indigo:
// milestone1
module milestone1 (
	input logic CLOCK_50_I,                    
	input logic resetn,
	input  logic            M1_en,
	output  logic            M1_end,
	output logic   [17:0]   SRAM_address,
	input  logic   [15:0]   SRAM_read_data,
	output logic   [15:0]   SRAM_write_data,
	output logic            SRAM_we_n
);
typedef enum logic [6:0] {
  S_DELAY1,
	S_IDLE,
	IN_S_0,
	IN_S_1,
	IN_S_2,
	IN_S_3,
	IN_S_4,
	IN_S_5,
	IN_S_6,
	IN_S_7,
	IN_S_8,
	IN_S_9,
	IN_S_10,
	IN_S_11,
	IN_S_12,
	IN_S_13,
	IN_S_14,
	IN_S_15,
	IN_S_16,
	IN_S_17,
	IN_S_18,
	IN_S_19,
	IN_S_20,
	IN_S_21,
	CC_S0_0,
	CC_S0_1,
	CC_S0_2,
	CC_S0_3,
	CC_S0_4,
	CC_S0_5,
	CC_S1_0,
	CC_S1_1,
	CC_S1_2,
	CC_S1_3,
	CC_S1_4,
	CC_S1_5,
	EN_S_0,
	EN_S_1,
	EN_S_2,
	EN_S_3,
	EN_S_4,
	EN_S_5,
	EN_S_6,
	EN_S_7,
	EN_S_8,
	EN_S_9,
	EN_S_10,
	EN_S_11,
	EN_S_12,
	EN_S_13,
	EN_S_14,
	EN_S_15,
	EN_S_16,
	EN_S_17,
	EN_S_18,
	EN_S_19,
	EN_S_20,
	EN_S_21,
	EN_S_22,
	EN_S_23,
	EN_S_24,
	EN_S_25,
	EN_S_26,
	EN_S_27
} M1_state;
M1_state state;
parameter Yaddress = 18'd0,
Uaddress = 18'd38400,
Vaddress = 18'd57600,
RGBaddress = 18'd146944;
logic [17:0] data_counter;
logic [17:0] Y_counter;
logic [17:0] RGB_counter;
logic [17:0] U_counter; 
  ...
clock: 6.55 ns
lec_check: 0
cap_margin: 20
core_margin: 2
core_utilization: 70
cts_cluster_diameter: 235
cts_cluster_size: 41
hold_slack_margin: 0.29
max_routing_layer: met4
place_density_lb_addon: 0.02
setup_slack_margin: 0.34
slew_margin: 20
run.sh (not shown) runs the stock make flow with config.mk's settings and CLKGATE_MAP_FILE=.
Flow for indigo halted at 5_1_grt, error code GRT-0116.
Here is what was changed in the inputs of zinc compared with indigo.
Settings: HOLD_SLACK_MARGIN no longer set, was 0.29; CTS_CLUSTER_SIZE no longer set, was 41; SETUP_SLACK_MARGIN no longer set, was 0.34; CORE_UTILIZATION now 29, was 70; MAX_ROUTING_LAYER no longer set, was met4; PLACE_DENSITY_LB_ADDON no longer set, was 0.02; CTS_CLUSTER_DIAMETER no longer set, was 235; the clock period (ns, I/O delays scaled along) now 12.5, was 6.55.
## What came out
zinc against indigo: buffer count from post-CTS setup fixing fell 120; placement-stage worst setup slack rose 4.76 ns; core footprint rose 0.13 sq mm.
Re count of distinct cell types in the synthesized netlist: no difference whatsoever between indigo and zinc.
Overall die height (higher): zinc
No stage failed in zinc, and the final checks on the layout all came back clean.
Between zinc and indigo, the number of clock buffers inserted by TritonCTS is higher for zinc.
indigo -> zinc: share of async-settable or async-resettable flops after synthesis delta 0, exact match
[inputs] ember vs zinc
Settings: putting CTS_CLUSTER_DIAMETER at 363 where nothing was set; swapping 29 for 68 in CORE_UTILIZATION; putting PLACE_DENSITY at 0.41 where nothing was set; swapping 12.5 for 9.07 in the clock period (ns, I/O delays scaled along).
Notes after the runs:
ember: aborted in 5_1_grt (tool error). ember vs. zinc: die span in x went down by 34%; setup slack after placement went down by 1.73 ns; synthesized area was more or less identical; initial core utilization went up by 39 points. Die area (lower): ember. On adder and majority gate portion of the synthesized area, zinc and ember are neck and neck. Higher floorplan die height among zinc and ember: zinc. Diff ember..zinc | area of the synthesized netlist per yosys stat | unchanged. In the metrics for zinc and ember, the one carrying the lower post-CTS setup repair buffer count is zinc. Side by side, placed wire-length estimate turned out higher in ember than in zinc.
diff inputs: ember => onyx
Settings: PLACE_DENSITY no longer set, was 0.41; CTS_CLUSTER_DIAMETER no longer set, was 363; CORE_UTILIZATION now 65, was 68; the clock period (ns, I/O delays scaled along) now 10.1, was 9.07.
--- outcome ---
Between ember and onyx, the detailed placer's ending HPWL is higher for ember. Area reported by Yosys stat: onyx vs ember identical. Of ember and onyx, just one finished clean: onyx. Re initial cell density of the core: ember and onyx aren't equal, and the lower value belongs to onyx. Number of rows in the core area for onyx: 2 up relative to ember.

========
Starting RTL as in the previous note.
Settings: LEC_CHECK=0, ABC_AREA=0, CAP_MARGIN=15, CORE_MARGIN=2, CORE_UTILIZATION=70, CTS_CLUSTER_SIZE=14, SETUP_SLACK_MARGIN=1.56, SLEW_MARGIN=20; clock period 5.43 ns.
The starting point never finished: it broke off in global routing (5_1_grt).
Next try:
--- a/flow/config.mk
+++ b/flow/config.mk
@@ -7,8 +7,5 @@
 export LEC_CHECK = 0
-export ABC_AREA = 0
-export CAP_MARGIN = 15
+export CAP_MARGIN = 20
 export CORE_MARGIN = 2
-export CORE_UTILIZATION = 70
-export CTS_CLUSTER_SIZE = 14
-export SETUP_SLACK_MARGIN = 1.56
+export CORE_UTILIZATION = 64
 export SLEW_MARGIN = 20
==> flow/constraint.sdc (replaced) <==
create_clock -name core_clock -period 10.9 [get_ports {CLOCK_50_I}]
set_input_delay 2.1800 -clock core_clock [delete_from_list [all_inputs] [get_ports {CLOCK_50_I}]]
set_output_delay 2.1800 -clock core_clock [all_outputs]
set_load 0.01 [all_outputs]
What happened: This time the run finished with timing, DRC and antenna clean. Area after synthesis does not change. Synthesized cell count stays the same. Die area came out higher by 9.2%.
Next try:
--- a/flow/config.mk
+++ b/flow/config.mk
@@ -9,3 +9,4 @@
 export CORE_MARGIN = 2
-export CORE_UTILIZATION = 64
+export CORE_UTILIZATION = 40
+export SETUP_SLACK_MARGIN = 1.73
 export SLEW_MARGIN = 20
==> flow/constraint.sdc (replaced) <==
create_clock -name core_clock -period 12.5 [get_ports {CLOCK_50_I}]
set_input_delay 2.5000 -clock core_clock [delete_from_list [all_inputs] [get_ports {CLOCK_50_I}]]
set_output_delay 2.5000 -clock core_clock [all_outputs]
set_load 0.01 [all_outputs]
After rerunning: Clock skew grows by 0.020 ns; die size went up by 59%; wire length rises by 0.43%; cell count rises by 8.3%; cell area came out higher by 1.5%; sequential share of layout area came out lower by 0.31 points; fmax grows by 1.8%.
Next try:
--- a/flow/config.mk
+++ b/flow/config.mk
@@ -10,3 +10,4 @@
 export CORE_UTILIZATION = 40
-export SETUP_SLACK_MARGIN = 1.73
+export GPL_ROUTABILITY_DRIVEN = 0
 export SLEW_MARGIN = 20
+export TNS_END_PERCENT = 30
==> flow/constraint.sdc (replaced) <==
create_clock -name core_clock -period 13.0 [get_ports {CLOCK_50_I}]
set_input_delay 2.6000 -clock core_clock [delete_from_list [all_inputs] [get_ports {CLOCK_50_I}]]
set_output_delay 2.6000 -clock core_clock [all_outputs]
set_load 0.01 [all_outputs]
=>
- The new run passed the timing, design-rule and antenna checks
- final area falls by a few percent
- utilization fell by 1.2 points
- first-iteration DRC count falls slightly
- wire length decreases by a few percent
- clock skew went up by 0.029 ns
- area after synthesis stays the same
- die area is unchanged
- flip-flop count does not change
Next try:
--- a/flow/config.mk
+++ b/flow/config.mk
@@ -7,7 +7,12 @@
 export LEC_CHECK = 0
-export CAP_MARGIN = 20
-export CORE_MARGIN = 2
-export CORE_UTILIZATION = 40
+export ABC_AREA = 1
+export CAP_MARGIN = 30
+export CORE_ASPECT_RATIO = 0.89
+export CORE_MARGIN = 4
+export CORE_UTILIZATION = 38
 export GPL_ROUTABILITY_DRIVEN = 0
+export GPL_TIMING_DRIVEN = 0
+export HOLD_SLACK_MARGIN = 0.28
+export MAX_ROUTING_LAYER = met4
 export SLEW_MARGIN = 20
-export TNS_END_PERCENT = 30
+export TNS_END_PERCENT = 5
The changed run went through all stages and came out clean.
Wire length went up by 32%.
Cell count went up by 28%.
Clock-buffer cell count went up by 3.
Area after synthesis went up by 6.6%.
First-iteration DRC count went up by 66%.
Register-to-register slack is worse by 0.36 ns.
Setup slack is worse by 0.36 ns.
Clock skew went down by 0.036 ns.
Global-route usage went up by 4.0 points.
